===== flow/run.sh =====
#!/bin/bash
# the make line also repeats each setting of config.mk as NAME=value (left out here)
make -C /OpenROAD-flow-scripts/flow DESIGN_CONFIG=/design/flow/config.mk WORK_HOME=/design/flow/orfs CLKGATE_MAP_FILE= finish

===== flow/config.mk =====
export PLATFORM = sky130hd
export DESIGN_NAME = sdram_logger
export DESIGN_NICKNAME = sdram_logger
export VERILOG_FILES = /design/flow/design.v
export SDC_FILE = /design/flow/constraint.sdc
export NUM_CORES = 4
export LEC_CHECK = 0
export ABC_AREA = 1
export CAP_MARGIN = 20
export CORE_MARGIN = 2
export CORE_UTILIZATION = 40
export CTS_CLUSTER_DIAMETER = 289
export SLEW_MARGIN = 20
export TNS_END_PERCENT = 40

===== flow/constraint.sdc =====
create_clock -name core_clock -period 14.0 [get_ports {clk}]
set_input_delay 2.8000 -clock core_clock [delete_from_list [all_inputs] [get_ports {clk}]]
set_output_delay 2.8000 -clock core_clock [all_outputs]
set_load 0.01 [all_outputs]

===== flow/design.v =====
module memory_controller( CLK_48MHZ,RESET,SDRAM_STATUS,READ_CMD, GEIG_DATA, MAG_DATA, BA_READ,COL_READ, ROW_READ, 
BA_WRITE, COL_WRITE, ROW_WRITE
,NEXT_READ,NEXT_WRITE,DATA_OUT,BA_OUT,COL_OUT,ROW_OUT,CMD_OUT);
input CLK_48MHZ,RESET,SDRAM_STATUS, READ_CMD;
input [79:0] GEIG_DATA;
input [79:0] MAG_DATA;
input [1:0] BA_READ;
input [8:0] COL_READ;
input [12:0] ROW_READ;
input [1:0] BA_WRITE;
input [8:0] COL_WRITE;
input [12:0] ROW_WRITE;
output NEXT_READ, NEXT_WRITE;
output [15:0] DATA_OUT;
output [1:0] BA_OUT;
output [8:0] COL_OUT;
output [12:0] ROW_OUT;
output [1:0] CMD_OUT;
reg [79:0] geig_prev;
reg [79:0] geig_buffer;
parameter new_geig_cmd =2'b01;
parameter num_geig_cycles = 5;
reg [79:0] mag_prev;
reg [79:0] mag_buffer;
parameter new_mag_cmd =2'b10;
parameter num_mag_cycles = 5;
reg [79:0] data_buffer;
reg read_prev;
parameter new_read_cmd = 2'b11;
reg [23:0] read_address;
reg [23:0] write_address;
reg [7:0] schedule;
reg [2:0] num_cycles;
reg [2:0] write_count;
reg busy_hold;
reg next_write;
reg next_read;
reg [1:0] ba_out;
reg [12:0] row_out;
reg [8:0] col_out;
reg [15:0] data_out;
reg [1:0] cmd_out;
assign NEXT_WRITE = next_write;
assign NEXT_READ = next_read;
assign CMD_OUT = cmd_out;
assign BA_OUT = ba_out;
assign ROW_OUT = row_out;
assign COL_OUT = col_out;
assign DATA_OUT = data_out;
always @(posedge CLK_48MHZ or negedge RESET)
begin
if (RESET==1'b0) begin
    schedule = 8'b00000000;
    busy_hold = 1'b0;
    write_count=4'b0000;
    next_write<=0;
    next_read<=0;
    cmd_out<=2'b00;
    num_cycles=0;
    ba_out<=0;
    row_out<=0;
    col_out<=0;
    data_out<=0;
    write_address=0;
    read_address=0;
    mag_prev=80'b0;
    geig_prev=80'b0;
end else begin
write_address = {BA_WRITE,COL_WRITE,ROW_WRITE};
read_address = {BA_READ,COL_READ,ROW_READ};
if ((schedule[1:0] ==2'b00) && (RESET==1'b1)) begin
    schedule=schedule>>2;
end
if ((geig_prev!=GEIG_DATA) && (RESET==1'b1)) begin
    geig_buffer[79:0] = GEIG_DATA;
    geig_prev = GEIG_DATA;
    if (schedule[1:0] == 2'b00) begin
        schedule[1:0] = new_geig_cmd;
    end else if (schedule[3:2] ==2'b00) begin
        schedule[3:2] = new_geig_cmd;
    end else if (schedule[5:4] == 2'b00) begin
        schedule[5:4] = new_geig_cmd;
    end else begin
        schedule[7:6] = new_geig_cmd;
    end
end else begin
    geig_prev= GEIG_DATA;
end
if ((mag_prev!=MAG_DATA) && (RESET==1'b1)) begin
    mag_buffer[79:0] = MAG_DATA;
    mag_prev = MAG_DATA;
    if (schedule[1:0] == 2'b00) begin
        schedule[1:0] = new_mag_cmd;
    end else if (schedule[3:2] ==2'b00) begin
        schedule[3:2] = new_mag_cmd;
    end else if (schedule[5:4] == 2'b00) begin
        schedule[5:4] = new_mag_cmd;
    end else begin
        schedule[7:6] = new_mag_cmd;
    end
end else begin
    mag_prev=MAG_DATA;
end
if ((READ_CMD ==1'b1) && (read_prev ==1'b0) && (RESET==1'b1))begin
    read_prev=READ_CMD;
    if (schedule[1:0] == 2'b00) begin
        schedule[1:0] = new_read_cmd;
    end else if (schedule[3:2] ==2'b00) begin
        schedule[3:2] = new_read_cmd;
    end else if (schedule[5:4] == 2'b00) begin
        schedule[5:4] = new_read_cmd;
    end else begin
        schedule[7:6] = new_read_cmd;
    end
end else begin
    read_prev = READ_CMD;
end
if (((schedule[1:0] == new_geig_cmd) || (schedule[1:0] == new_mag_cmd)) && (RESET==1'b1)) begin
    if ((schedule[1:0] == new_geig_cmd) && (write_count==0)) begin
        num_cycles=num_geig_cycles;
        data_buffer[79:0] = geig_buffer;
    end else if ((schedule[1:0] == new_mag_cmd) && (write_count==0)) begin
        num_cycles = num_mag_cycles;
        data_buffer[79:0]=mag_buffer;
    end
    if (write_count<num_cycles) begin
        if ((SDRAM_STATUS==1'b1) && (busy_hold==1)) begin
            cmd_out<=2'b00;
        end
        if ((busy_hold==1'b1)&&(SDRAM_STATUS==1'b0)) begin
            next_write<=1'b1;
            data_buffer = data_buffer >>16;
            busy_hold=1'b0;
            write_count=write_count+1;
        end else if ((SDRAM_STATUS==1'b0) && (busy_hold==0)) begin
            next_write<=1'b0;
            cmd_out<=2'b10;
            ba_out<=BA_WRITE;
            row_out<=ROW_WRITE;
            col_out<=COL_WRITE;
            data_out<=data_buffer[15:0];
            busy_hold=1'b1;
        end
    end else if (write_count==num_cycles) begin
        write_count=0;
        schedule=schedule>>2;
    end
end else if ((schedule[1:0]==new_read_cmd) && (RESET==1'b1)) begin
    if (read_address == write_address) begin 
        schedule=schedule>>2;
    end else begin
        if ((SDRAM_STATUS==1'b1) && (busy_hold==1)) begin
            cmd_out<=2'b00;
        end    
        if ((SDRAM_STATUS==1'b0) && (busy_hold==1)) begin
            next_read<=1'b1;
            busy_hold=0;
            schedule=schedule>>2;
        end else if ((SDRAM_STATUS==1'b0) && (busy_hold==0)) begin
            next_read<=1'b0;
            cmd_out<=2'b01;
            ba_out<=BA_READ;
            row_out<=ROW_READ;
            col_out<=COL_READ;
            busy_hold=1'b1;
        end
    end
end
end  
end
endmodule
module sdram_interface(CLK_48MHZ,RESET,TIMESTAMP,A_IN_BANK,A_IN_COL,A_IN_ROW,D_IN,CMD_IN,
SDRAM_DQ_IN,SDRAM_DQ_OUT,SDRAM_DQ_OE,
SDRAM_A0,SDRAM_A1,SDRAM_A2,SDRAM_A3,SDRAM_A4,SDRAM_A5,SDRAM_A6,SDRAM_A7,SDRAM_A8,SDRAM_A9,SDRAM_A10,SDRAM_A11,
SDRAM_A12,
SDRAM_CLK_EN,SDRAM_BA0,SDRAM_BA1,SDRAM_CKE,SDRAM_CS,SDRAM_RAS,SDRAM_CAS,SDRAM_WE,SDRAM_DQML,SDRAM_DQMU,
STATUS,DATA_READ);
parameter t_rc = 4;  
parameter t_ras = 3;  
parameter t_rcd= 1;  
parameter t_rp = 2;  
parameter t_dpl = 1;  
parameter t_rrd =1;  
parameter t_ref = 1;  
input CLK_48MHZ;
input RESET;
input [23:0] TIMESTAMP;
input [1:0] CMD_IN;  
input [1:0] A_IN_BANK;
input [8:0] A_IN_COL;
input [12:0] A_IN_ROW;
input [15:0] D_IN;
input [15:0] SDRAM_DQ_IN;
output [15:0] SDRAM_DQ_OUT;
output SDRAM_DQ_OE;
output SDRAM_A0,SDRAM_A1,SDRAM_A2,SDRAM_A3,SDRAM_A4,SDRAM_A5,SDRAM_A6,SDRAM_A7,SDRAM_A8,SDRAM_A9,SDRAM_A10,
SDRAM_A11,SDRAM_A12,
SDRAM_CLK_EN,SDRAM_BA0,SDRAM_BA1,SDRAM_CKE,SDRAM_CS,SDRAM_RAS,SDRAM_CAS,SDRAM_WE,SDRAM_DQML,SDRAM_DQMU;
output STATUS;
output [15:0] DATA_READ;
reg busy;
assign STATUS=busy;
reg [15:0] dout;  
reg weVAL;  
assign SDRAM_DQ_OUT = dout;
assign SDRAM_DQ_OE = weVAL;
reg [15:0] dread;  
assign DATA_READ[0] = dread[0];
assign DATA_READ[1] = dread[1];
assign DATA_READ[2] = dread[2];
assign DATA_READ[3] = dread[3];
assign DATA_READ[4] = dread[4];
assign DATA_READ[5] = dread[5];
assign DATA_READ[6] = dread[6];
assign DATA_READ[7] = dread[7];
assign DATA_READ[8] = dread[8];
assign DATA_READ[9] = dread[9];
assign DATA_READ[10] = dread[10];
assign DATA_READ[11] = dread[11];
assign DATA_READ[12] = dread[12];
assign DATA_READ[13] = dread[13];
assign DATA_READ[14] = dread[14];
assign DATA_READ[15] = dread[15];
reg [12:0] address;
assign SDRAM_A0 = address[0];
assign SDRAM_A1 = address[1];
assign SDRAM_A2 = address[2];
assign SDRAM_A3 = address[3];
assign SDRAM_A4 = address[4];
assign SDRAM_A5 = address[5];
assign SDRAM_A6 = address[6];
assign SDRAM_A7 = address[7];
assign SDRAM_A8 = address[8];
assign SDRAM_A9 = address[9];
assign SDRAM_A10 = address[10];
assign SDRAM_A11 = address[11];
assign SDRAM_A12 = address[12];
reg pwr_up_hold;
reg pwr_stabalize;
reg [3:0] init_counter;
reg [23:0] ts_delay;
assign SDRAM_CLK_EN = pwr_stabalize;  
reg cke;
reg cs;
reg ras;
reg cas;
reg we;
reg ba0;
reg ba1;
reg dqmu;
reg dqml;
assign SDRAM_CKE = cke;
assign SDRAM_CS =  cs;
assign SDRAM_RAS=  ras;
assign SDRAM_CAS=  cas;
assign SDRAM_WE=   we;
assign SDRAM_BA0=  ba0;
assign SDRAM_BA1=  ba1;
assign SDRAM_DQMU= dqmu;
assign SDRAM_DQML= dqml;
reg write_cycle;
reg write_exit;
reg [3:0] write_counter;
reg read_cycle;
reg [3:0] read_counter;
reg read_exit;
reg idle_cycle;
always @(negedge CLK_48MHZ or negedge RESET)
begin
if (RESET==1'b0) begin
    weVAL<=1'b0;
    pwr_up_hold=1'b1;
    busy=1'b1;
    pwr_stabalize=1'b0;
    init_counter=4'b0;
    write_cycle=1'b0;
    write_exit=1'b0;
    write_counter=4'b0;
    read_cycle=1'b0;
    read_counter=4'b0;
    read_exit=1'b0;
    idle_cycle=1'b0;
    dout<=0;
    address=0;
    dread<=0;
    ts_delay=0;
    cke<=1'b0;
    cs<=1'b0;
    ras<=1'b0;
    cas<=1'b0;
    we<=1'b0;
    ba0<=1'b0;
    ba1<=1'b0;
    dqmu<=1'b0;
    dqml<=1'b0;
end else begin
    if (busy==0) begin
        if (CMD_IN==2) begin
            write_cycle=1;
            write_exit=0;
        end else if (CMD_IN==1) begin
            read_cycle=1;
            read_exit=0;
        end else begin
            idle_cycle=1;
        end
    end
    if (write_cycle==1) begin
        if (write_counter==t_rc+t_ras+2) begin
            cke<=0;
            cs<=0;
            ras<=0;
            cas<=0;
            we<=1;
            address=13'b0;
            busy=0;
            write_cycle=0;
            write_counter=0;
            write_exit=1;
        end
        if ((write_counter>t_rc+t_ras) && (write_counter<t_rc+t_ras+2)) begin
            cke<=1;
            cs<=0;
            ras<=1;
            cas<=1;
            we<=1;
            dqml<=1;
            dqmu<=1;
            weVAL<=0;
            address=13'b0;
            write_counter=write_counter+1;
        end
        if (write_counter==t_rc+t_ras) begin
            cke<=1;
            cs<=0;
            ras<=1;
            cas<=0;
            we<=0;
            address[8:0] = A_IN_COL;
            address[10] =1;
            weVAL<=1;
            dout<=D_IN;  
            write_counter=write_counter+1;
        end
        if ((write_counter>t_rc) && (write_counter<t_rc+t_ras)) begin
            cke<=1;
            cs<=0;
            ras<=1;
            cas<=1;
            we<=1;
            address=13'b0;
            write_counter=write_counter+1;
        end
        if (write_counter==t_rc) begin
            cke<=1;
            cs<=0;
            ras<=0;
            cas<=1;
            we<=1;
            dqmu<=0;
            dqml<=0;
            ba0<=A_IN_BANK[0];
            ba1<=A_IN_BANK[1];
            address=A_IN_ROW;
            write_counter=write_counter+1;
        end
        if ((write_counter>0) && (write_counter<t_rc)) begin
            cke<=1;
            cs<=0;
            ras<=1;
            cas<=1;
            we<=1;
            address=13'b0;
            write_counter=write_counter+1;
        end
        if ((write_counter==0) && (write_exit==0)) begin
            cke<=1;
            cs<=0;
            ras<=1;
            cas<=1;
            we<=1;
            busy=1;
            write_counter=write_counter+1;
        end
    end
    if (read_cycle==1) begin
        if (read_counter==t_rc+t_ras+5) begin
            cke<=0;
            cs<=0;
            ras<=0;
            cas<=0;
            we<=1;
            address=13'b0;
            busy=0;
            read_cycle=0;
            read_counter=0;
            read_exit=1;
        end
        if (read_counter==t_rc+t_ras+4) begin
            cke<=1;
            cs<=0;
            ras<=1;
            cas<=1;
            we<=1;
            dqmu<=1;
            dqml<=1;
            address=13'b0;
            read_counter=read_counter+1;
        end
        if (read_counter==t_rc+t_ras+3) begin
            cke<=1;
            cs<=0;
            ras<=1;
            cas<=1;
            we<=1;
            dread<=SDRAM_DQ_IN;
            address=13'b0;
            read_counter=read_counter+1;
        end
        if ((read_counter>t_rc+t_ras) && (read_counter<t_rc+t_ras+3)) begin
            cke<=1;
            cs<=0;
            ras<=1;
            cas<=1;
            we<=1;
            address=13'b0;
            read_counter=read_counter+1;
        end
        if (read_counter==t_rc+t_ras) begin
            cke<=1;
            cs<=0;
            ras<=1;
            cas<=0;
            we<=1;
            address[8:0] = A_IN_COL;
            address[10] =1; 
            dread<= 16'b0;
            read_counter=read_counter+1;
        end
        if ((read_counter>t_rc) && (read_counter<t_rc+t_ras)) begin
            cke<=1;
            cs<=0;
            ras<=1;
            cas<=1;
            we<=1;
            address=13'b0;
            read_counter=read_counter+1;
        end
        if (read_counter==t_rc) begin
            cke<=1;
            cs<=0;
            ras<=0;
            cas<=1;
            we<=1;
            dqmu<=0;
            dqml<=0;
            ba0<=A_IN_BANK[0];
            ba1<=A_IN_BANK[1];
            address=A_IN_ROW;
            read_counter=read_counter+1;
        end
        if ((read_counter>0) && (read_counter<t_rc)) begin
            cke<=1;
            cs<=0;
            ras<=1;
            cas<=1;
            we<=1;
            address=13'b0;
            read_counter=read_counter+1;
        end
        if ((read_counter==0) && (read_exit==0)) begin
            cke<=1;
            cs<=0;
            ras<=1;
            cas<=1;
            we<=1;
            busy=1;
            read_counter=read_counter+1;
        end
    end
    if (pwr_up_hold==1'b1) begin
        if (TIMESTAMP < 2) begin
            cke<=1'b0;
            cs<=1'b0;
            dqml<=1'b0;
            dqmu<=1'b0;
            dout<=16'b0;
            busy=1;
        end else if ((TIMESTAMP>=2)&&(TIMESTAMP<4)) begin
            pwr_stabalize=1'b1;
            cke<=1'b1;
            dqml<=1'b1;
            dqmu<=1'b1;
        end else if (TIMESTAMP>=4) begin  
            if (init_counter==t_rp+1+t_rc+1+1) begin
                cke<=0;
                cs<=0;
                ras<=0;
                cas<=0;
                we<=1;
                address=13'b0;
                pwr_up_hold=1'b0;  
                busy=0;
            end
            if (init_counter==t_rp+1+t_rc+1) begin
                cke<=1;
                cs<=0;
                ras<=1;
                cas<=1;
                we<=1;
                address=13'b0;
                init_counter=init_counter+1;
            end
            if (init_counter==t_rp+1+t_rc) begin
                cke<=1;
                cs<=0;
                ras<=0;
                cas<=0;
                we<=0;
                ba1<=0;
                ba0<=1;
                address=13'b0001000100000;
                init_counter=init_counter+1;
            end
            if ((init_counter>t_rp+1) && (init_counter<t_rp+1+t_rc)) begin
                cke<=1;
                cs<=0;
                ras<=1;
                cas<=1;
                we<=1;
                address=13'b0;
                init_counter=init_counter+1;
            end
            if ((init_counter==t_rp+1) && (TIMESTAMP==ts_delay)) begin
                cke<=1;
                cs<=0;
                ras<=1;
                cas<=1;
                we<=1;
                init_counter=init_counter+1;
            end
            if ((init_counter==t_rp+1) && (TIMESTAMP!=ts_delay)) begin
                cke<=0;
                cs<=0;
                ras<=1;
                cas<=1;
                we<=1;
                address=13'b0;
            end
            if (init_counter==t_rp) begin
                cke<=0;
                cs<=0;
                ras<=0;
                cas<=0;
                we<=1;
                address=13'b0;
                init_counter=init_counter+1;
                ts_delay=TIMESTAMP+1;
            end
            if ((init_counter>0) && (init_counter<t_rp)) begin
                cke<=1;
                cs<=0;
                ras<=1;
                cas<=1;
                we<=1;
                address=13'b0;
                init_counter=init_counter+1;
            end
            if (init_counter==0) begin
                cke<=1;
                cs<=0;
                ras<=0;
                cas<=1;
                we<=0;
                address[10]=1;
                init_counter=init_counter+1;
            end
        end
    end
end  
end
endmodule
module read_buffer( CLK_48MHZ,RESET,NEXT_BYTE,DATA_READ,ROW_WRITE,READ_CMD,BYTE_OUT);
input CLK_48MHZ, RESET, NEXT_BYTE;
input [15:0] DATA_READ;
input [12:0] ROW_WRITE;
output READ_CMD;
output [7:0] BYTE_OUT;
reg read_cmd;
reg [1:0] init_stage;
reg [8:0] init_wait;
reg [7:0] byte_out;
reg [1:0] position;
reg next_byte_prev;
reg [15:0] buffer_a;
reg [15:0] buffer_b;
assign BYTE_OUT = byte_out;
assign READ_CMD = read_cmd;
always @(posedge CLK_48MHZ or negedge RESET) begin
    if (RESET==1'b0) begin
        read_cmd<=1'b0;
        position<= 2'b00;
        byte_out<=8'b0;
        next_byte_prev<=1'b0;
        init_stage=1;
        init_wait=0;
        buffer_a<=0;
        buffer_b<=0;
    end else begin
        next_byte_prev<=NEXT_BYTE;
        if ((NEXT_BYTE==1'b1) && (next_byte_prev==1'b0) && (init_stage==0)) begin
            if (position==2'b00) begin
                byte_out<=buffer_a[7:0];
                position<=position+1;
            end else if (position==2'b01) begin
                byte_out<=buffer_a[15:8];
                position<=position+1;
            end else if (position==2'b10) begin
                byte_out<=buffer_b[7:0];
                position<=position+1;
            end else begin
                byte_out<=buffer_b[15:8];
                position<=2'b00;
            end
        end
        if ((init_stage==1) && (ROW_WRITE>=13'b0000000000011)) begin
            read_cmd<=1'b1;
            init_stage=2;
        end
        if (init_stage==2) begin
            if (init_wait<300) begin
                buffer_a<=DATA_READ;
                init_wait=init_wait+1;
            end else if ((init_wait>=300) && (init_wait<400)) begin
                read_cmd<=1'b0;
                init_wait=init_wait+1;
            end else if (init_wait>=400) begin
                read_cmd<=1'b1;
                init_wait=0;
                init_stage=0;
            end 
        end
        if ((position==2'b00) && (init_stage==0)) begin
            read_cmd<=1'b1;
        end
        if ((position==2'b01) && (init_stage==0)) begin
            read_cmd<=1'b0;
            buffer_b<=DATA_READ;
        end
        if ((position==2'b10) && (init_stage==0)) begin
            read_cmd<=1'b1;
        end
        if ((position==2'b11) && (init_stage==0)) begin
            buffer_a<=DATA_READ;
            read_cmd<=1'b0;
        end
    end
end
endmodule
module write_address_traversal( CLK,RESET,NEXT, BA_WRITE_OUT, ROW_WRITE_OUT,COL_WRITE_OUT );
input CLK, NEXT, RESET;
output [1:0] BA_WRITE_OUT;
output [8:0] COL_WRITE_OUT;
output [12:0] ROW_WRITE_OUT;
reg [23:0] current_count;
reg next_prev;  
assign BA_WRITE_OUT = current_count[23:22];
assign COL_WRITE_OUT = current_count[21:13];
assign ROW_WRITE_OUT = current_count[12:0];
always @(negedge CLK or negedge RESET)
begin
if (RESET==1'b0) begin
    current_count=24'b0;
    next_prev=1'b0;
end else begin
    if (NEXT && !next_prev) begin
    if (current_count == 24'b111111111111111111111111) begin
        current_count = 24'b0;
    end else begin
        current_count = current_count+1;
    end
end
    next_prev = NEXT;
end
end
endmodule
module read_address_traversal( CLK,NEXT,RESET, BA_READ_OUT, ROW_READ_OUT,COL_READ_OUT );
input CLK,NEXT,RESET;
output [1:0] BA_READ_OUT;
output [8:0] COL_READ_OUT;
output [12:0] ROW_READ_OUT;
reg [23:0] current_count;
reg next_prev;  
assign BA_READ_OUT = current_count[23:22];
assign COL_READ_OUT = current_count[21:13];
assign ROW_READ_OUT = current_count[12:0];
always @(negedge CLK or negedge RESET)
begin
if (RESET==1'b0) begin
    current_count=24'b0;
    next_prev=1'b0;
end else begin
    if (NEXT && !next_prev) begin
    if (current_count == 24'b111111111111111111111111) begin
        current_count = 24'b0;
    end else begin
        current_count = current_count+1;
    end
    end
    next_prev = NEXT;
    end
end
endmodule
module sdram_logger (
    input         clk,           
    input         rst_n,         
    input  [23:0] timestamp,     
    input  [79:0] geig_data,     
    input  [79:0] mag_data,      
    input         next_byte,     
    input  [15:0] sdram_dq_in,   
    output [15:0] sdram_dq_out,  
    output        sdram_dq_oe,   
    output [12:0] sdram_a,
    output [1:0]  sdram_ba,
    output        sdram_clk_en,
    output        sdram_cke,
    output        sdram_cs,
    output        sdram_ras,
    output        sdram_cas,
    output        sdram_we,
    output        sdram_dqml,
    output        sdram_dqmu,
    output [7:0]  byte_out       
);
wire        sdram_status;
wire [15:0] data_read;
wire        next_read, next_write, read_cmd;
wire [15:0] mc_data_out;
wire [1:0]  mc_ba_out, mc_cmd_out;
wire [8:0]  mc_col_out;
wire [12:0] mc_row_out;
wire [1:0]  ba_read, ba_write;
wire [8:0]  col_read, col_write;
wire [12:0] row_read, row_write;
memory_controller memory_controller_0(
    .CLK_48MHZ    ( clk ),
    .RESET        ( rst_n ),
    .SDRAM_STATUS ( sdram_status ),
    .READ_CMD     ( read_cmd ),
    .GEIG_DATA    ( geig_data ),
    .MAG_DATA     ( mag_data ),
    .BA_READ      ( ba_read ),
    .COL_READ     ( col_read ),
    .ROW_READ     ( row_read ),
    .BA_WRITE     ( ba_write ),
    .COL_WRITE    ( col_write ),
    .ROW_WRITE    ( row_write ),
    .NEXT_READ    ( next_read ),
    .NEXT_WRITE   ( next_write ),
    .DATA_OUT     ( mc_data_out ),
    .BA_OUT       ( mc_ba_out ),
    .COL_OUT      ( mc_col_out ),
    .ROW_OUT      ( mc_row_out ),
    .CMD_OUT      ( mc_cmd_out )
);
read_address_traversal read_address_traversal_0(
    .CLK          ( clk ),
    .NEXT         ( next_read ),
    .RESET        ( rst_n ),
    .BA_READ_OUT  ( ba_read ),
    .ROW_READ_OUT ( row_read ),
    .COL_READ_OUT ( col_read )
);
write_address_traversal write_address_traversal_0(
    .CLK           ( clk ),
    .RESET         ( rst_n ),
    .NEXT          ( next_write ),
    .BA_WRITE_OUT  ( ba_write ),
    .ROW_WRITE_OUT ( row_write ),
    .COL_WRITE_OUT ( col_write )
);
read_buffer read_buffer_0(
    .CLK_48MHZ ( clk ),
    .RESET     ( rst_n ),
    .NEXT_BYTE ( next_byte ),
    .DATA_READ ( data_read ),
    .ROW_WRITE ( row_write ),
    .READ_CMD  ( read_cmd ),
    .BYTE_OUT  ( byte_out )
);
sdram_interface sdram_interface_0(
    .CLK_48MHZ    ( clk ),
    .RESET        ( rst_n ),
    .TIMESTAMP    ( timestamp ),
    .A_IN_BANK    ( mc_ba_out ),
    .A_IN_COL     ( mc_col_out ),
    .A_IN_ROW     ( mc_row_out ),
    .D_IN         ( mc_data_out ),
    .CMD_IN       ( mc_cmd_out ),
    .SDRAM_DQ_IN  ( sdram_dq_in ),
    .SDRAM_DQ_OUT ( sdram_dq_out ),
    .SDRAM_DQ_OE  ( sdram_dq_oe ),
    .SDRAM_A0  ( sdram_a[0] ),  .SDRAM_A1  ( sdram_a[1] ),  .SDRAM_A2  ( sdram_a[2] ),
    .SDRAM_A3  ( sdram_a[3] ),  .SDRAM_A4  ( sdram_a[4] ),  .SDRAM_A5  ( sdram_a[5] ),
    .SDRAM_A6  ( sdram_a[6] ),  .SDRAM_A7  ( sdram_a[7] ),  .SDRAM_A8  ( sdram_a[8] ),
    .SDRAM_A9  ( sdram_a[9] ),  .SDRAM_A10 ( sdram_a[10] ), .SDRAM_A11 ( sdram_a[11] ),
    .SDRAM_A12 ( sdram_a[12] ),
    .SDRAM_CLK_EN ( sdram_clk_en ),
    .SDRAM_BA0    ( sdram_ba[0] ),
    .SDRAM_BA1    ( sdram_ba[1] ),
    .SDRAM_CKE    ( sdram_cke ),
    .SDRAM_CS     ( sdram_cs ),
    .SDRAM_RAS    ( sdram_ras ),
    .SDRAM_CAS    ( sdram_cas ),
    .SDRAM_WE     ( sdram_we ),
    .SDRAM_DQML   ( sdram_dqml ),
    .SDRAM_DQMU   ( sdram_dqmu ),
    .STATUS       ( sdram_status ),
    .DATA_READ    ( data_read )
);
endmodule

==> impl_metrics.env, run 1 <==
# yosys + openroad results
export IMPL_critPathKind="in2reg"
export IMPL_path_clk_slew_ns=0.04
export IMPL_edf_count=241
export IMPL_drv_cap=0
export IMPL_timing_hold_ws_ns=0.422
export IMPL_crit_family="simple AND/OR/NAND/NOR gates"
export IMPL_leakagePower_uw=0.0167
export IMPL_clkPwrFrac_pct=42.3
export IMPL_fp_nets=3994
export IMPL_fin_util_pct=47.7
export IMPL_pre_cts_slack_ns=0.743
export IMPL_slowest_delay_ns=0.61
export IMPL_postSynthCellCount=3746
export IMPL_seq_power_uw=2180
export IMPL_yosysTopAreaCell="edfxtp_1"
export IMPL_avgRoutedWirePerCell_um=18.6
export IMPL_grt_max_degree=87
export IMPL_antenna_found_initial=13
export IMPL_yosys_top_cells_area="edfxtp_1, dfrtp_1, nand2_1"
export IMPL_startpoint_type="input port"
export IMPL_peakVddDrop_v=0.0000897
export IMPL_final_setup_tns_ns=0
export IMPL_synthTopCellsByCount="nand2_1, inv_1, o21ai_0"
export IMPL_yosys_area_um2=33100
export IMPL_synthSimpleGateAreaFrac_pct=21.8
export IMPL_postCtsHoldBufs=0
export IMPL_cp_max_fo=5
export IMPL_reg2reg_slack_ns=4.04
export IMPL_r2r_start="memory_controller_0.next_read"
export IMPL_drtIter0Drc=1970
export IMPL_synth_seq_share_pct=53.7
export IMPL_cts_resized=0
export IMPL_critPathSlowestCell="clkdlybuf4s50_1"
export IMPL_p_comb_share_pct=11.6
export IMPL_setup_slack_ns=1.36
export IMPL_die_w_um=292
export IMPL_fin_nets=4191
export IMPL_place_area_um2=36600
export IMPL_top_cell="nand2_1"
export IMPL_grt_pass1_vias=25400
export IMPL_min_path_cells=1
export IMPL_fp_util_pct=40.4
export IMPL_path_cells="clkdlybuf4s50_1 -> xnor2_1 -> o211ai_1 -> nor4_1 -> nand2_1 -> nor2_1 -> nand3_1 -> o21ai_2 -> nand3_1 -> inv_1 -> nor2_1 -> ha_1 -> nand2_1 -> inv_1 -> nor2_1 -> inv_1 -> a21oi_1 -> o21ai_0 -> nand3_1 -> nand2_1"
export IMPL_die_area_um2=85100
export IMPL_finalMaxSlewViolations=0
export IMPL_p_per_area_nw_per_um2=121
export IMPL_via_per_inst=5.12
export IMPL_worst_slew_pin_slew_ns=0.969
export IMPL_root_buffer="clkbuf_16"
export IMPL_drt_total_wl_um=94400
export IMPL_endpoint_kind="flop"
export IMPL_rsz0062_at_grt="no"
export IMPL_topCombFamilyByArea="simple AND/OR/NAND/NOR gates"
export IMPL_hold_violations=0
export IMPL_worst_path_buf_inv=4
export IMPL_cts_buffer_depth=3
export IMPL_ys_sh_xor_pct=4.97
export IMPL_setup_violations=0
export IMPL_grtUsageMet3_pct=3.52
export IMPL_cp_data_arrival_time_ns=6.09
export IMPL_crit_end="sdram_interface_0.cke"
export IMPL_globalplace_congestion=0.873
export IMPL_syn_area_um2=33100
export IMPL_pg_clk_uw=2000
export IMPL_hold_start="sdram_interface_0.pwr_stabalize"
export IMPL_ctsHtreeMaxLevel=3
export IMPL_cts_buffers=77
export IMPL_io_pins=251
export IMPL_grt_pass1_wl_um=148000
export IMPL_clock_latency_ns=0.65
export IMPL_min_to="sdram_interface_0.pwr_stabalize"
export IMPL_mux_share_pct=0.495
export IMPL_reg2reg_depth=13
export IMPL_ys_sh_adder_pct=1.70
export IMPL_vias=26000
export IMPL_r2r_end="read_address_traversal_0.current_count[22]"
export IMPL_pwr_share_seq_pct=46.1
export IMPL_hp_class="reg2reg"
export IMPL_cp_required_ns=7.45
export IMPL_switching_power_uw=1200
export IMPL_ys_ff=662
export IMPL_final_area_um2=39100
export IMPL_crit_cells=20
export IMPL_top_area_share_pct=21.8
export IMPL_relSlewSlack_pct=35.4
export IMPL_rows=105
export IMPL_first_pass_iters=5
export IMPL_core_area_um2=82000
export IMPL_grt_overflow=0
export IMPL_skew_ns=0.0626
export IMPL_fp_dieH_um=292
export IMPL_switching_share_pct=25.4
export IMPL_worstSetupStartpoint="timestamp[21]"
export IMPL_ys_sh_aoi_pct=11.2
export IMPL_outcome="no timing/DRC/antenna violations"
export IMPL_power_group_top="registers"
export IMPL_cts_tree="yes"
export IMPL_port_buffers=250
export IMPL_avgSynthCellArea_um2=8.84
export IMPL_top_usage_layer="met2"
export IMPL_postRouteAntennaNets=0
export IMPL_synthArstFlopShare_pct=63.6
export IMPL_met1_usage_pct=30.7
export IMPL_area_delta_synth_final_pct=18.1
export IMPL_p_int_uw=3530
export IMPL_hpwl_um=67300
export IMPL_yosys_cells=3746
export IMPL_yosysWarnings=5
export IMPL_tool_warnings=51
export IMPL_cts_sinks=662
export IMPL_cts_setup_buffers=0
export IMPL_synthDistinctLibCells=73
export IMPL_drc=0
export IMPL_grtUsageTotal_pct=22.1
export IMPL_comb_power_uw=550
export IMPL_synth_main_ff_cell="dfrtp_1"
export IMPL_gr_usage_met2_pct=35.9
-- stage by stage --
stage,std cells,total power [uW]
finish,5084,4730
global route,5081,4920
CTS,5077,4770
detailed placement,4933,2760
global placement,4933,2760
floorplan,3746,2530
-- area by class of cell --
class / count / area [um2]
inverters: 345 / 1300
repair buffers: 287 / 2810
well taps: 1070 / 1340
clock buffers: 119 / 2240
fillers: 7916 / 42900
multi-input cells: 2568 / 13400
clock inverters: 26 / 282
flip-flops and latches: 662 / 17800
diodes: 7 / 17.5
-- routing by layer --
metal  vias to the layer above  routed length, um  share of wire (%)
met4                        10               2160                2.3
met5                         -                 74              0.078
met1                     12400              42400                 45
li1                      12800                  -                  -
met3                       122               5550                5.9
met2                       682              44200                 47
==> run 2, diff against run 1 <==
ABC_AREA = unset   (was 1)
CAP_MARGIN = 15   (was 20)
CORE_UTILIZATION = 68   (was 40)
CTS_CLUSTER_DIAMETER = unset   (was 289)
CTS_CLUSTER_SIZE = 35   (was unset)
SETUP_SLACK_MARGIN = 2.11   (was unset)
TNS_END_PERCENT = unset   (was 40)
clock period = 7.94 ns   (was 14.0 ns; I/O delays follow)
==> impl_metrics.env, run 2 <==
# yosys + openroad results
export IMPL_outcome="complete, but fails checks"
export IMPL_so_violations="setup timing"
export IMPL_cts_buffer_depth=3
export IMPL_topCombFamilyByArea="AND-OR/OR-AND gates"
export IMPL_timing_hold_ws_ns=0.469
export IMPL_rows=81
export IMPL_fin_nets=3752
export IMPL_cp_data_arrival_time_ns=4.46
export IMPL_comb_power_uw=1100
export IMPL_grt_max_degree=113
export IMPL_drv_cap=0
export IMPL_r2r_start="write_address_traversal_0.current_count[2]"
export IMPL_p_per_area_nw_per_um2=198
export IMPL_path_cells="buf_8 -> xor2_2 -> nor4_4 -> buf_4 -> nand4_1 -> or4_4 -> buf_6 -> buf_6 -> o221ai_4 -> ha_4 -> o211ai_1 -> a31o_2 -> o2111a_1 -> a211o_1"
export IMPL_power_group_top="registers"
export IMPL_cpMostUsedCell="buf_6"
export IMPL_clkPwrFrac_pct=40.9
export IMPL_crit_end="sdram_interface_0.ras"
export IMPL_hold_start="sdram_interface_0.write_exit"
export IMPL_critPathKind="in2reg"
export IMPL_grt_overflow=0
export IMPL_postCtsHoldBufs=0
export IMPL_crit_family="simple AND/OR/NAND/NOR gates"
export IMPL_worstSetupStartpoint="timestamp[19]"
export IMPL_r2r_end="read_buffer_0.buffer_a[8]"
export IMPL_hpwl_um=71200
export IMPL_min_to="sdram_interface_0.write_exit"
export IMPL_core_area_um2=48700
export IMPL_globalplace_congestion=0.921
export IMPL_p_comb_share_pct=12.9
export IMPL_worst_path_buf_inv=4
export IMPL_power_total_uw=8470
export IMPL_yosys_top_cells_area="edfxtp_1, dfrtp_1, dfrtn_1"
export IMPL_endpoint_kind="flop"
export IMPL_synth_main_ff_cell="dfrtp_1"
export IMPL_hp_class="reg2reg"
export IMPL_path_clk_slew_ns=0.05
export IMPL_synthArstFlopShare_pct=63.6
export IMPL_fp_util_pct=68.7
export IMPL_yosysTopAreaCell="edfxtp_1"
export IMPL_slowest_delay_ns=0.54
export IMPL_p_int_uw=6180
export IMPL_pre_cts_slack_ns=-1.16
export IMPL_worst_slew_pin_slew_ns=1.33
export IMPL_avgRoutedWirePerCell_um=30.8
export IMPL_seq_power_uw=3910
export IMPL_ys_sh_aoi_pct=15.2
export IMPL_cp_required_ns=4.44
export IMPL_reg2reg_depth=7
export IMPL_ys_sh_xor_pct=7.58
export IMPL_yosysWarnings=5
export IMPL_top_area_share_pct=21.6
export IMPL_crit_cells=14
export IMPL_ys_sh_adder_pct=1.68
export IMPL_cts_tree="yes"
export IMPL_via_per_inst=7.25
export IMPL_antenna_found_initial=12
export IMPL_reg2reg_slack_ns=0.99
export IMPL_fp_nets=3353
export IMPL_leakagePower_uw=0.0183
export IMPL_setup_violations=3
export IMPL_ys_ff=662
export IMPL_drtIter0Drc=5893
export IMPL_grt_pass1_vias=27400
export IMPL_peakVddDrop_v=0.000280
export IMPL_first_pass_iters=14
export IMPL_hold_violations=0
export IMPL_fp_dieH_um=226
export IMPL_io_pins=251
export IMPL_top_cell="o21ai_0"
export IMPL_postSynthCellCount=3105
export IMPL_startpoint_type="input port"
export IMPL_min_path_cells=2
export IMPL_yosys_cells=3105
export IMPL_pg_clk_uw=3460
export IMPL_cts_sinks=662
export IMPL_switching_power_uw=2290
export IMPL_grt_pass1_wl_um=165000
export IMPL_mux_share_pct=7.21
export IMPL_critPathSlowestCell="or4_4"
export IMPL_root_buffer="clkbuf_16"
export IMPL_port_buffers=250
export IMPL_synthSimpleGateAreaFrac_pct=11.3
export IMPL_cts_buffers=70
export IMPL_relSlewSlack_pct=11.3
export IMPL_finalMaxSlewViolations=0
export IMPL_clock_latency_ns=0.67
export IMPL_num_fill_cells=1938
export IMPL_postRouteAntennaNets=0
export IMPL_grtUsageTotal_pct=43.1
export IMPL_die_area_um2=51000
export IMPL_rsz0062_at_grt="yes"
export IMPL_cp_max_fo=3
export IMPL_drc=0
export IMPL_synthDistinctLibCells=98
export IMPL_tool_warnings=60
export IMPL_synth_seq_share_pct=53.1
export IMPL_switching_share_pct=27.0
export IMPL_avgSynthCellArea_um2=10.8
export IMPL_synthTopCellsByCount="o21ai_0, dfrtp_1, nand2_1"
export IMPL_yosys_area_um2=33500
export IMPL_fin_util_pct=87.7
export IMPL_vias=30700
export IMPL_syn_area_um2=33500
export IMPL_ctsHtreeMaxLevel=3
export IMPL_edf_count=241
export IMPL_skew_ns=0.0704
export IMPL_die_w_um=226
export IMPL_pwr_share_seq_pct=46.1
export IMPL_area_delta_synth_final_pct=27.8
export IMPL_setup_slack_ns=-0.0262
export IMPL_drt_total_wl_um=130000
-- run 2: area by class of cell --
cell class | count | area, um2 | area share, %
sequential | 662 | 17800 | 41.6
multi-input combinational | 2132 | 16300 | 38.1
timing repair buffer | 508 | 5020 | 11.7
clock buffer | 97 | 2050 | 4.79
tap | 664 | 831 | 1.94
inverter | 128 | 492 | 1.15
clock inverter | 34 | 297 | 0.693
antenna | 8 | 20.0 | 0.0468
-- run 2: layer usage --
layer / global-route usage [%] / routed length (um) / part of all wire [%] / vias to the layer above
li1: - / - / - / 12000
met1: 55.6 / 42400 / 32 / 14600
met2: 67.8 / 58400 / 45 / 3033
met3: 13.4 / 18200 / 14 / 1058
met4: 18.0 / 11300 / 8.7 / 12
met5: 0.293 / 158 / 0.12 / -
-- run 2: timing repair --
| action | in CTS | in global routing |
|---|---|---|
| pin swaps | 34 | 124 |
| endpoints found under the setup margin | 416 | 457 |
| cloned | 5 | 19 |
| buffers inserted | 28 | 123 |
| gates resized | 352 | 332 |
-- run 2: per-stage QoR --
step | instance area (um2) | std cells | setup TNS [ns]
after floorplan | 34100 | 3105 | -0.740
after global placement | 37100 | 3920 | -27.32
after detailed placement | 37100 | 3920 | -28.57
after CTS | 40100 | 4083 | -0.547
after global routing | 42800 | 4227 | -0.802
final | 42800 | 4233 | -0.0613
==> run 3, diff against run 2 <==
ABC_AREA = 0   (was unset)
CAP_MARGIN = 5   (was 15)
CELL_PAD_IN_SITES_DETAIL_PLACEMENT = 1   (was unset)
CELL_PAD_IN_SITES_GLOBAL_PLACEMENT = 0   (was unset)
CORE_ASPECT_RATIO = 0.92   (was unset)
CORE_MARGIN = 5   (was 2)
CORE_UTILIZATION = 40   (was 68)
CTS_CLUSTER_SIZE = 87   (was 35)
GPL_ROUTABILITY_DRIVEN = 0   (was unset)
MAX_ROUTING_LAYER = met4   (was unset)
MIN_ROUTING_LAYER = met1   (was unset)
PLACE_DENSITY = 0.47   (was unset)
SETUP_SLACK_MARGIN = 1.56   (was 2.11)
SLEW_MARGIN = 10   (was 20)
TNS_END_PERCENT = 40   (was unset)
clock period = 7.76 ns   (was 7.94 ns; I/O delays follow)
==> impl_metrics.env, run 3 <==
# yosys + openroad results
export IMPL_outcome="complete, but fails checks"
export IMPL_so_violations="setup timing"
export IMPL_hold_start="sdram_interface_0.ts_delay[21]"
export IMPL_edf_count=241
export IMPL_ys_sh_xor_pct=7.58
export IMPL_hold_violations=0
export IMPL_grt_max_degree=113
export IMPL_drv_cap=0
export IMPL_finalMaxSlewViolations=0
export IMPL_cts_buffer_depth=3
export IMPL_mux_share_pct=7.21
export IMPL_pg_clk_uw=3630
export IMPL_postSynthCellCount=3105
export IMPL_p_comb_share_pct=11.6
export IMPL_pwr_share_seq_pct=46.1
export IMPL_seq_power_uw=3960
export IMPL_ys_sh_aoi_pct=15.2
export IMPL_crit_end="sdram_interface_0.cke"
export IMPL_grt_pass1_wl_um=170000
export IMPL_fin_util_pct=51.2
export IMPL_cp_max_fo=3
export IMPL_cts_tree="yes"
export IMPL_clock_latency_ns=0.66
export IMPL_p_per_area_nw_per_um2=203
export IMPL_setup_slack_ns=-0.223
export IMPL_grt_overflow=0
export IMPL_comb_power_uw=997
export IMPL_area_delta_synth_final_pct=26.6
export IMPL_switching_power_uw=2170
export IMPL_synthSimpleGateAreaFrac_pct=11.3
export IMPL_grt_pass1_vias=26900
export IMPL_avgSynthCellArea_um2=10.8
export IMPL_leakagePower_uw=0.0176
export IMPL_p_int_uw=6430
export IMPL_crit_cells=13
export IMPL_synthDistinctLibCells=98
export IMPL_critPathKind="in2reg"
export IMPL_clkPwrFrac_pct=42.3
export IMPL_drt_total_wl_um=115000
export IMPL_setup_violations=14
export IMPL_io_pins=251
export IMPL_worst_path_buf_inv=2
export IMPL_synthTopCellsByCount="o21ai_0, dfrtp_1, nand2_1"
export IMPL_drc=0
export IMPL_synthArstFlopShare_pct=63.6
export IMPL_top_cell="o21ai_0"
export IMPL_yosys_cells=3105
export IMPL_cts_buffers=78
export IMPL_topCombFamilyByArea="AND-OR/OR-AND gates"
export IMPL_vias=26100
export IMPL_tool_warnings=58
export IMPL_crit_family="simple AND/OR/NAND/NOR gates"
export IMPL_endpoint_kind="flop"
export IMPL_fp_nets=3353
export IMPL_startpoint_type="input port"
export IMPL_ys_ff=662
export IMPL_rows=101
export IMPL_yosys_area_um2=33500
export IMPL_critPathSlowestCell="or4_4"
export IMPL_syn_area_um2=33500
export IMPL_top_area_share_pct=21.6
export IMPL_r2r_start="memory_controller_0.cmd_out[1]"
export IMPL_cp_data_arrival_time_ns=4.55
export IMPL_via_per_inst=5.65
export IMPL_ys_sh_adder_pct=1.68
export IMPL_yosysTopAreaCell="edfxtp_1"
export IMPL_reg2reg_slack_ns=1.10
export IMPL_worstSetupStartpoint="timestamp[11]"
export IMPL_core_area_um2=82800
export IMPL_synth_main_ff_cell="dfrtp_1"
export IMPL_first_pass_iters=5
export IMPL_cts_sinks=662
export IMPL_peakVddDrop_v=0.000158
export IMPL_drtIter0Drc=1938
export IMPL_die_area_um2=89600
export IMPL_fp_util_pct=40.4
export IMPL_yosys_top_cells_area="edfxtp_1, dfrtp_1, dfrtn_1"
export IMPL_r2r_end="sdram_interface_0.address[3]"
export IMPL_fin_nets=3727
export IMPL_power_group_top="registers"
export IMPL_yosysWarnings=5
export IMPL_min_path_cells=2
export IMPL_slowest_delay_ns=0.52
export IMPL_path_cells="clkdlybuf4s15_1 -> xor2_1 -> nor4_2 -> nand4_1 -> or4_4 -> buf_6 -> nand2_4 -> o221ai_4 -> ha_4 -> o211a_1 -> a211o_1 -> a32o_1 -> a31o_2"
export IMPL_grtUsageTotal_pct=25.2
export IMPL_min_to="sdram_interface_0.ts_delay[21]"
export IMPL_postRouteAntennaNets=0
export IMPL_fp_dieH_um=287
export IMPL_switching_share_pct=25.2
export IMPL_relSlewSlack_pct=25.5
export IMPL_hp_class="reg2reg"
export IMPL_reg2reg_depth=8
export IMPL_comb_area_um2=15600
export IMPL_place_area_um2=37800
export IMPL_synth_seq_share_pct=53.1
export IMPL_antenna_found_initial=4
export IMPL_hpwl_um=82700
export IMPL_rsz0062_at_grt="yes"
export IMPL_skew_ns=0.0712
export IMPL_final_setup_tns_ns=-1.02
export IMPL_ctsHtreeMaxLevel=3
export IMPL_worst_slew_pin_slew_ns=1.12
export IMPL_regArea_um2=17800
export IMPL_final_area_um2=42400
export IMPL_cp_required_ns=4.32
export IMPL_port_buffers=250
export IMPL_root_buffer="clkbuf_16"
export IMPL_num_fill_cells=8711
export IMPL_die_w_um=312
export IMPL_path_clk_slew_ns=0.04
export IMPL_avgRoutedWirePerCell_um=24.8
## run 3: per-stage QoR
step	total power, uW	worst slack [ns]	hold WS [ns]	std cells
finish	8590	-0.223	0.447	4630
global route	8920	-0.308	0.462	4626
CTS	8680	-0.169	0.445	4562
detailed placement	5010	-1.21	0.446	4380
global placement	4980	-1.16	0.441	4380
floorplan	4530	-0.392	0.419	3105
## run 3: layout make-up
cell class / count / area share, %
tap: 1081 / 3.19
clock inverter: 29 / 0.605
sequential: 662 / 41.9
timing repair buffer: 484 / 11.1
clock buffer: 119 / 5.33
multi-input combinational: 2123 / 36.7
inverter: 128 / 1.14
antenna: 4 / 0.0236
## run 3: routing by layer
layer	global-route usage, %	part of all wire [%]
met1	37.0	48
met2	38.2	45
met3	2.84	5.1
met4	5.21	2.0
met5	-	0
## run 3: repair_timing
item	in CTS	in global routing
pin swaps	31	53
gates resized	309	216
hold buffers	0	0
setup buffers	30	57
gates cloned	5	7
setup endpoints to repair	198	311
==> run 4, diff against run 3 <==
ABC_AREA = unset   (was 0)
CAP_MARGIN = 20   (was 5)
CELL_PAD_IN_SITES_DETAIL_PLACEMENT = unset   (was 1)
CELL_PAD_IN_SITES_GLOBAL_PLACEMENT = unset   (was 0)
CORE_ASPECT_RATIO = unset   (was 0.92)
CORE_MARGIN = 2   (was 5)
CORE_UTILIZATION = 52   (was 40)
CTS_CLUSTER_SIZE = unset   (was 87)
GPL_ROUTABILITY_DRIVEN = unset   (was 0)
MAX_ROUTING_LAYER = unset   (was met4)
MIN_ROUTING_LAYER = unset   (was met1)
PLACE_DENSITY = unset   (was 0.47)
SETUP_SLACK_MARGIN = unset   (was 1.56)
SLEW_MARGIN = 20   (was 10)
TNS_END_PERCENT = unset   (was 40)
clock period = 7.29 ns   (was 7.76 ns; I/O delays follow)
==> impl_metrics.env, run 4 <==
# yosys + openroad results
export IMPL_ys_sh_aoi_pct=15.2
export IMPL_wl_met3_um=6410
export IMPL_p_comb_share_pct=11.2
export IMPL_worst_slew_pin_slew_ns=1.03
export IMPL_yosysWarnings=5
export IMPL_drtIter0Drc=2508
export IMPL_port_buffers=250
export IMPL_crit_family="AND-OR/OR-AND gates"
export IMPL_rsz0062_at_grt="yes"
export IMPL_antenna_found_initial=3
export IMPL_die_w_um=258
export IMPL_worstSetupStartpoint="timestamp[18]"
export IMPL_dpl_cell_count=4143
export IMPL_switching_share_pct=24.8
export IMPL_drc=0
export IMPL_p_int_uw=6810
export IMPL_peakVddDrop_v=0.000192
export IMPL_via_per_inst=5.88
export IMPL_startpoint_type="input port"
export IMPL_globalplace_congestion=0.876
export IMPL_grt_pass1_vias=24600
export IMPL_synthDistinctLibCells=98
export IMPL_critPathSlowestCell="or4_4"
export IMPL_yosys_area_um2=33500
export IMPL_worst_path_buf_inv=1
export IMPL_endpoint_kind="flop"
export IMPL_switching_power_uw=2240
export IMPL_met1Wirelength_um=44600
export IMPL_reg2reg_depth=33
export IMPL_postCtsHoldBufs=0
export IMPL_path_cells="clkdlybuf4s50_1 -> xor2_1 -> nor4_1 -> nand2_1 -> or4_4 -> nand2_4 -> o221ai_4 -> ha_4 -> o211a_1 -> a211o_1 -> a32o_1 -> a31o_2"
export IMPL_top_cell="o21ai_0"
export IMPL_p_per_area_nw_per_um2=226
export IMPL_ys_sh_adder_pct=1.68
export IMPL_leakagePower_uw=0.0167
export IMPL_fin_nets=3614
export IMPL_ctsHtreeMaxLevel=3
export IMPL_cts_buffer_depth=3
export IMPL_critPathKind="in2reg"
export IMPL_so_violations="setup timing"
export IMPL_root_buffer="clkbuf_16"
export IMPL_clkPwrFrac_pct=42.2
export IMPL_synthTopCellsByCount="o21ai_0, dfrtp_1, nand2_1"
export IMPL_fp_util_pct=52.3
export IMPL_grt_max_degree=130
export IMPL_finalMaxSlewViolations=0
export IMPL_avgSynthCellArea_um2=10.8
export IMPL_hpwl_um=70900
export IMPL_syn_area_um2=33500
export IMPL_path_clk_slew_ns=0.04
export IMPL_pre_cts_slack_ns=-1.27
export IMPL_pg_clk_uw=3820
export IMPL_synth_seq_share_pct=53.1
export IMPL_top_area_share_pct=21.6
export IMPL_grt_overflow=0
export IMPL_hold_start="sdram_interface_0.pwr_stabalize"
export IMPL_instances_no_fill=4285
export IMPL_drv_cap=0
export IMPL_power_total_uw=9050
export IMPL_hold_violations=0
export IMPL_edf_count=241
export IMPL_seq_power_uw=4220
export IMPL_drt_total_wl_um=96200
export IMPL_skew_ns=0.0598
export IMPL_setup_violations=6
export IMPL_vias=25200
export IMPL_clock_latency_ns=0.65
export IMPL_power_group_top="registers"
export IMPL_cts_tree="yes"
export IMPL_outcome="complete, but fails checks"
export IMPL_grt_pass1_wl_um=148000
export IMPL_min_to="sdram_interface_0.pwr_stabalize"
export IMPL_min_path_cells=1
export IMPL_final_setup_tns_ns=-0.498
export IMPL_rows=93
export IMPL_pwr_share_seq_pct=46.6
export IMPL_comb_power_uw=1010
export IMPL_slowest_delay_ns=0.51
export IMPL_fp_dieH_um=258
export IMPL_yosys_cells=3105
export IMPL_r2r_start="sdram_interface_0.read_counter[0]"
export IMPL_synthArstFlopShare_pct=63.6
export IMPL_mux_share_pct=7.21
export IMPL_r2r_end="sdram_interface_0.read_counter[0]"
export IMPL_io_pins=251
export IMPL_reg2reg_slack_ns=0.52
export IMPL_synthSimpleGateAreaFrac_pct=11.3
export IMPL_fp_nets=3353
export IMPL_synth_main_ff_cell="dfrtp_1"
export IMPL_num_fill_cells=5186
export IMPL_wl_met2_um=43100
export IMPL_yosys_top_cells_area="edfxtp_1, dfrtp_1, dfrtn_1"
export IMPL_postRouteAntennaNets=0
export IMPL_topCombFamilyByArea="AND-OR/OR-AND gates"
export IMPL_ys_sh_xor_pct=7.58
export IMPL_grtUsageTotal_pct=29.0
export IMPL_yosysTopAreaCell="edfxtp_1"
export IMPL_cts_sinks=662
export IMPL_crit_cells=12
export IMPL_core_area_um2=64000
export IMPL_hp_class="reg2reg"
export IMPL_avgRoutedWirePerCell_um=22.4
export IMPL_maxUsedRoutingLayer="met4"
export IMPL_postSynthCellCount=3105
export IMPL_cts_buffers=74
export IMPL_ys_ff=662
export IMPL_cp_required_ns=4.09
export IMPL_first_pass_iters=6
export IMPL_cp_max_fo=4
export IMPL_tool_warnings=61
export IMPL_cp_data_arrival_time_ns=4.26
export IMPL_die_area_um2=66400
export IMPL_area_delta_synth_final_pct=19.4
export IMPL_setup_slack_ns=-0.170
export IMPL_crit_end="sdram_interface_0.cke"
export IMPL_relSlewSlack_pct=31.3
[run 4: final cells by class]
type | instances | area [um2] | share of cell area (%)
Inverter | 128 | 480 | 1.20
Timing Repair Buffer | 375 | 3580 | 8.96
Multi-Input combinational cell | 2123 | 14500 | 36.4
Antenna cell | 2 | 5.00 | 0.0125
Tap cell | 855 | 1070 | 2.68
Clock buffer | 111 | 2180 | 5.46
Clock inverter | 29 | 339 | 0.848
Sequential cell | 662 | 17800 | 44.5
[run 4: repair_timing]
item,4_1_cts,5_1_grt
buffers inserted,2,1
resized,52,11
endpoints found under the setup margin,40,16
pin swaps,21,9
[run 4: layer usage]
metal | vias up | track usage (%)
met5 | - | 0
met1 | 12600 | 43.5
met3 | 121 | 4.85
met2 | 809 | 43.8
met4 | 0 | 7.26
li1 | 11700 | -
[run 4: metrics by stage]
step                utilization [%]  cell area [um2]  hold WS, ns
floorplan                         -            33500        0.419
global placement               58.4            37400        0.439
detailed placement             58.4            37400        0.444
CTS                            62.4            39900        0.443
global route                   62.5            40000        0.458
finish                         62.5            40000        0.436
==> run 5, diff against run 4 <==
CAP_MARGIN = 15   (was 20)
CELL_PAD_IN_SITES_DETAIL_PLACEMENT = 2   (was unset)
CELL_PAD_IN_SITES_GLOBAL_PLACEMENT = 3   (was unset)
CORE_ASPECT_RATIO = 1.51   (was unset)
CORE_UTILIZATION = 40   (was 52)
GPL_ROUTABILITY_DRIVEN = 0   (was unset)
GPL_TIMING_DRIVEN = 0   (was unset)
SETUP_SLACK_MARGIN = 4.07   (was unset)
TNS_END_PERCENT = 50   (was unset)
clock period = 14.0 ns   (was 7.29 ns; I/O delays follow)
==> impl_metrics.env, run 5 <==
# yosys + openroad results
export IMPL_hpwl_um=104000
export IMPL_yosysWarnings=5
export IMPL_ctsHtreeMaxLevel=3
export IMPL_rows=130
export IMPL_drc=0
export IMPL_fp_nets=3353
export IMPL_synthDistinctLibCells=98
export IMPL_hold_violations=0
export IMPL_outcome="no timing/DRC/antenna violations"
export IMPL_synthSimpleGateAreaFrac_pct=11.3
export IMPL_crit_end="sdram_interface_0.cke"
export IMPL_die_w_um=239
export IMPL_antenna_found_initial=1
export IMPL_grt_max_degree=104
export IMPL_synthTopCellsByCount="o21ai_0, dfrtp_1, nand2_1"
export IMPL_setup_violations=0
export IMPL_pwr_share_seq_pct=46.5
export IMPL_cts_buffer_depth=3
export IMPL_synth_main_ff_cell="dfrtp_1"
export IMPL_topCombFamilyByArea="AND-OR/OR-AND gates"
export IMPL_syn_area_um2=33500
export IMPL_endpoint_kind="flop"
export IMPL_r2r_end="sdram_interface_0.address[5]"
export IMPL_yosys_area_um2=33500
export IMPL_ys_sh_adder_pct=1.68
export IMPL_vias=26900
export IMPL_hold_start="sdram_interface_0.write_exit"
export IMPL_root_buffer="clkbuf_16"
export IMPL_min_path_cells=2
export IMPL_core_area_um2=83100
export IMPL_io_pins=251
export IMPL_edf_count=241
export IMPL_switching_share_pct=26.3
export IMPL_avgSynthCellArea_um2=10.8
export IMPL_p_per_area_nw_per_um2=114
export IMPL_skew_ns=0.0606
export IMPL_postRouteAntennaNets=0
export IMPL_avgRoutedWirePerCell_um=29.3
export IMPL_synth_seq_share_pct=53.1
export IMPL_reg2reg_slack_ns=3.92
export IMPL_critPathKind="in2reg"
export IMPL_top_cell="o21ai_0"
export IMPL_seq_power_uw=2200
export IMPL_drv_cap=0
export IMPL_worst_path_buf_inv=4
export IMPL_synthArstFlopShare_pct=63.6
export IMPL_min_to="sdram_interface_0.write_exit"
export IMPL_critPathSlowestCell="or4_4"
export IMPL_area_delta_synth_final_pct=24.4
export IMPL_first_pass_iters=5
export IMPL_cp_required_ns=7.45
export IMPL_worst_slew_pin_slew_ns=1.21
export IMPL_yosysTopAreaCell="edfxtp_1"
export IMPL_maxUsedRoutingLayer="met4"
export IMPL_grt_pass1_wl_um=201000
export IMPL_dpl_cell_count=4483
export IMPL_port_buffers=248
export IMPL_postSynthCellCount=3105
export IMPL_finalMaxSlewViolations=0
export IMPL_drtIter0Drc=1514
export IMPL_cp_max_fo=4
export IMPL_die_area_um2=86100
export IMPL_worstSetupStartpoint="timestamp[11]"
export IMPL_wl_met2_um=75200
export IMPL_cts_buffers=70
export IMPL_relSlewSlack_pct=19.0
export IMPL_grtUsageTotal_pct=31.7
export IMPL_clkPwrFrac_pct=41.3
export IMPL_crit_family="AND-OR/OR-AND gates"
export IMPL_via_per_inst=5.72
export IMPL_power_group_top="registers"
export IMPL_startpoint_type="input port"
export IMPL_fin_nets=3773
export IMPL_instances_no_fill=4706
export IMPL_cts_tree="yes"
export IMPL_top_area_share_pct=21.6
export IMPL_ys_sh_aoi_pct=15.2
export IMPL_drt_total_wl_um=138000
export IMPL_pg_clk_uw=1960
export IMPL_cts_sinks=662
export IMPL_crit_cells=15
export IMPL_fp_util_pct=40.3
export IMPL_comb_power_uw=581
export IMPL_p_comb_share_pct=12.3
export IMPL_r2r_start="memory_controller_0.cmd_out[1]"
export IMPL_fp_dieH_um=359
export IMPL_yosys_top_cells_area="edfxtp_1, dfrtp_1, dfrtn_1"
export IMPL_final_setup_tns_ns=0
export IMPL_p_int_uw=3490
export IMPL_path_cells="buf_6 -> xor2_2 -> nor4_2 -> nand4_1 -> buf_4 -> or4_4 -> buf_8 -> buf_12 -> nand2_4 -> o221ai_4 -> ha_4 -> o211a_1 -> a211o_1 -> a32o_2 -> a31o_4"
export IMPL_peakVddDrop_v=0.0000994
export IMPL_reg2reg_depth=9
export IMPL_grt_overflow=0
export IMPL_tool_warnings=60
export IMPL_grt_pass1_vias=30900
export IMPL_switching_power_uw=1250
export IMPL_ys_sh_xor_pct=7.58
export IMPL_ys_ff=662
export IMPL_timing_hold_ws_ns=0.462
export IMPL_yosys_cells=3105
export IMPL_clock_latency_ns=0.66
export IMPL_leakagePower_uw=0.0172
export IMPL_wl_met3_um=4490
export IMPL_mux_share_pct=7.21
export IMPL_met1Wirelength_um=46900
export IMPL_postCtsHoldBufs=0
export IMPL_path_clk_slew_ns=0.05
export IMPL_rsz0062_at_grt="yes"
export IMPL_cp_data_arrival_time_ns=5.76
export IMPL_slowest_delay_ns=0.48
export IMPL_hp_class="reg2reg"
run 5: area by class of cell:
type                            instances  area, um2
Fill cell                            8408      41500
Sequential cell                       662      17800
Multi-Input combinational cell       2123      14900
Timing Repair Buffer                  347       3580
Clock buffer                          103       2080
Tap cell                             1122       1400
Buffer                                191       1100
Inverter                              128        483
Clock inverter                         29        288
Antenna cell                            1       2.50
run 5: metrics by stage:
step	utilization (%)	power [uW]	cell area, um2	worst slack (ns)
after floorplan	-	2510	33700	1.48
after global placement	45.2	2790	37600	-22.59
after detailed placement	45.5	2800	37800	0.273
after CTS	49.2	4760	40900	1.70
after global routing	50.1	4880	41600	1.59
final	50.1	4740	41600	1.69
run 5: repair_timing:
| action | in CTS | in global routing |
|---|---|---|
| cloned | 3 | 8 |
| setup endpoints to repair | 323 | 316 |
| gates resized | 395 | 76 |
| pin swaps | 24 | 21 |
| buffers inserted | 49 | 31 |
run 5: routing by layer:
metal	global-route usage, %	vias to the layer above
li1	-	12000
met1	31.6	13900
met2	60.3	686
met3	3.31	317
met4	22.2	0
met5	0	-
==> run 6, diff against run 5 <==
ABC_AREA = 0   (was unset)
CAP_MARGIN = 5   (was 15)
CELL_PAD_IN_SITES_DETAIL_PLACEMENT = unset   (was 2)
CELL_PAD_IN_SITES_GLOBAL_PLACEMENT = unset   (was 3)
CORE_ASPECT_RATIO = 0.96   (was 1.51)
CTS_CLUSTER_DIAMETER = 202   (was unset)
CTS_CLUSTER_SIZE = 13   (was unset)
MAX_ROUTING_LAYER = met4   (was unset)
SETUP_SLACK_MARGIN = unset   (was 4.07)
TNS_END_PERCENT = 40   (was 50)
clock period = 21.7 ns   (was 14.0 ns; I/O delays follow)
==> impl_metrics.env, run 6 <==
# yosys + openroad results
export IMPL_worst_path_buf_inv=4
export IMPL_yosys_cells=3105
export IMPL_edf_count=241
export IMPL_cts_buffer_depth=3
export IMPL_relSlewSlack_pct=24.8
export IMPL_setup_violations=0
export IMPL_cp_required_ns=11.31
export IMPL_worstSetupStartpoint="timestamp[14]"
export IMPL_cp_max_fo=10
export IMPL_regArea_um2=17800
export IMPL_gr_usage_met2_pct=35.6
export IMPL_slowest_delay_ns=0.54
export IMPL_critPathKind="in2reg"
export IMPL_hold_violations=0
export IMPL_ctsHtreeMaxLevel=2
export IMPL_grtUsageMet3_pct=4.39
export IMPL_dpl_cell_count=4462
export IMPL_via_per_inst=5.53
export IMPL_min_to="sdram_interface_0.pwr_stabalize"
export IMPL_port_buffers=248
export IMPL_yosys_top_cells_area="edfxtp_1, dfrtp_1, dfrtn_1"
export IMPL_rows=103
export IMPL_synthTopCellsByCount="o21ai_0, dfrtp_1, nand2_1"
export IMPL_hold_start="sdram_interface_0.pwr_stabalize"
export IMPL_r2r_start="write_address_traversal_0.current_count[0]"
export IMPL_vias=25300
export IMPL_clock_latency_ns=0.68
export IMPL_cts_sinks=662
export IMPL_worst_slew_pin_slew_ns=1.12
export IMPL_grtUsageTotal_pct=23.9
export IMPL_endpoint_kind="flop"
export IMPL_hpwl_um=77400
export IMPL_first_pass_iters=6
export IMPL_cts_setup_buffers=0
export IMPL_root_buffer="clkbuf_16"
export IMPL_crit_cells=14
export IMPL_yosys_area_um2=33500
export IMPL_syn_area_um2=33500
export IMPL_crit_end="sdram_interface_0.we"
export IMPL_grt_pass1_vias=24300
export IMPL_tool_warnings=55
export IMPL_top_cell="o21ai_0"
export IMPL_critPathSlowestCell="clkdlybuf4s50_1"
export IMPL_switching_power_uw=701
export IMPL_path_cells="clkdlybuf4s50_1 -> xor2_1 -> nor4_1 -> nand4_1 -> or4_1 -> clkbuf_1 -> buf_2 -> o221ai_1 -> ha_1 -> and3_1 -> clkbuf_1 -> o21ai_0 -> a31oi_1 -> o21ai_0"
export IMPL_postCtsHoldBufs=0
export IMPL_p_comb_share_pct=12.6
export IMPL_comb_power_uw=343
export IMPL_drt_total_wl_um=101000
export IMPL_ys_sh_aoi_pct=15.2
export IMPL_grt_max_degree=101
export IMPL_clkPwrFrac_pct=35.7
export IMPL_instances_no_fill=4574
export IMPL_leakagePower_uw=0.0159
export IMPL_pwr_share_seq_pct=51.8
export IMPL_die_w_um=299
export IMPL_skew_ns=0.0857
export IMPL_met1_usage_pct=33.8
export IMPL_avgSynthCellArea_um2=10.8
export IMPL_rsz0062_at_grt="no"
export IMPL_seq_power_uw=1410
export IMPL_postSynthCellCount=3105
export IMPL_crit_family="simple AND/OR/NAND/NOR gates"
export IMPL_ys_sh_adder_pct=1.68
export IMPL_top_area_share_pct=21.6
export IMPL_synthSimpleGateAreaFrac_pct=11.3
export IMPL_synth_seq_share_pct=53.1
export IMPL_drv_cap=0
export IMPL_drc=0
export IMPL_min_path_cells=1
export IMPL_topCombFamilyByArea="AND-OR/OR-AND gates"
export IMPL_cts_buffers=56
export IMPL_r2r_end="read_buffer_0.buffer_a[11]"
export IMPL_p_int_uw=2030
export IMPL_path_clk_slew_ns=0.06
export IMPL_drtIter0Drc=2290
export IMPL_top_usage_layer="met2"
export IMPL_synthDistinctLibCells=98
export IMPL_postRouteAntennaNets=0
export IMPL_num_fill_cells=7688
export IMPL_switching_share_pct=25.7
export IMPL_grt_pass1_wl_um=152000
export IMPL_area_delta_synth_final_pct=17.2
export IMPL_synthArstFlopShare_pct=63.6
export IMPL_ys_sh_xor_pct=7.58
export IMPL_final_setup_tns_ns=0
export IMPL_grt_overflow=0
export IMPL_cts_resized=0
export IMPL_comb_area_um2=14400
export IMPL_finalMaxSlewViolations=0
export IMPL_synth_main_ff_cell="dfrtp_1"
export IMPL_mux_share_pct=7.21
export IMPL_die_area_um2=86000
export IMPL_hp_class="reg2reg"
export IMPL_antenna_found_initial=5
export IMPL_ys_ff=662
export IMPL_reg2reg_depth=9
export IMPL_yosysTopAreaCell="edfxtp_1"
export IMPL_reg2reg_slack_ns=7.29
export IMPL_avgRoutedWirePerCell_um=22.2
export IMPL_startpoint_type="input port"
export IMPL_io_pins=251
export IMPL_fp_nets=3353
export IMPL_core_area_um2=82600
export IMPL_fp_util_pct=40.5
export IMPL_fin_nets=3667
export IMPL_power_group_top="registers"
export IMPL_peakVddDrop_v=0.0000667
export IMPL_cts_tree="yes"
export IMPL_pg_clk_uw=975
export IMPL_cp_data_arrival_time_ns=8.23
export IMPL_fp_dieH_um=287
export IMPL_yosysWarnings=5
export IMPL_p_per_area_nw_per_um2=69.7
export IMPL_outcome="no timing/DRC/antenna violations"
## run 6: routing by layer
layer	share of wire (%)	vias to the layer above
met1	45	12500
li1	-	11800
met4	2.4	0
met2	44	913
met5	0	-
met3	7.8	129
## run 6: through the flow
stage	utilization, %	cell area, um2	total power (uW)	hold slack, ns	worst slack [ns]
after global placement	45.2	37300	1790	0.416	-20.60
after floorplan	-	33500	1620	0.419	3.57
after detailed placement	45.4	37500	1780	0.415	2.57
final	47.5	39200	2730	0.413	3.08
after global routing	47.5	39200	2830	0.435	2.86
after CTS	47.4	39200	2750	0.415	3.18
## run 6: final cells by class
cell class	count	area share [%]
flip-flops and latches	662	45.3
multi-input cells	2123	36.7
repair buffers	255	6.82
clock buffers	102	4.01
well taps	1102	3.52
plain buffers	191	2.11
inverters	128	1.23
clock inverters	5	0.249
diodes	6	0.0383
Power figures rest on the tool's default switching activity, not on a simulated workload.
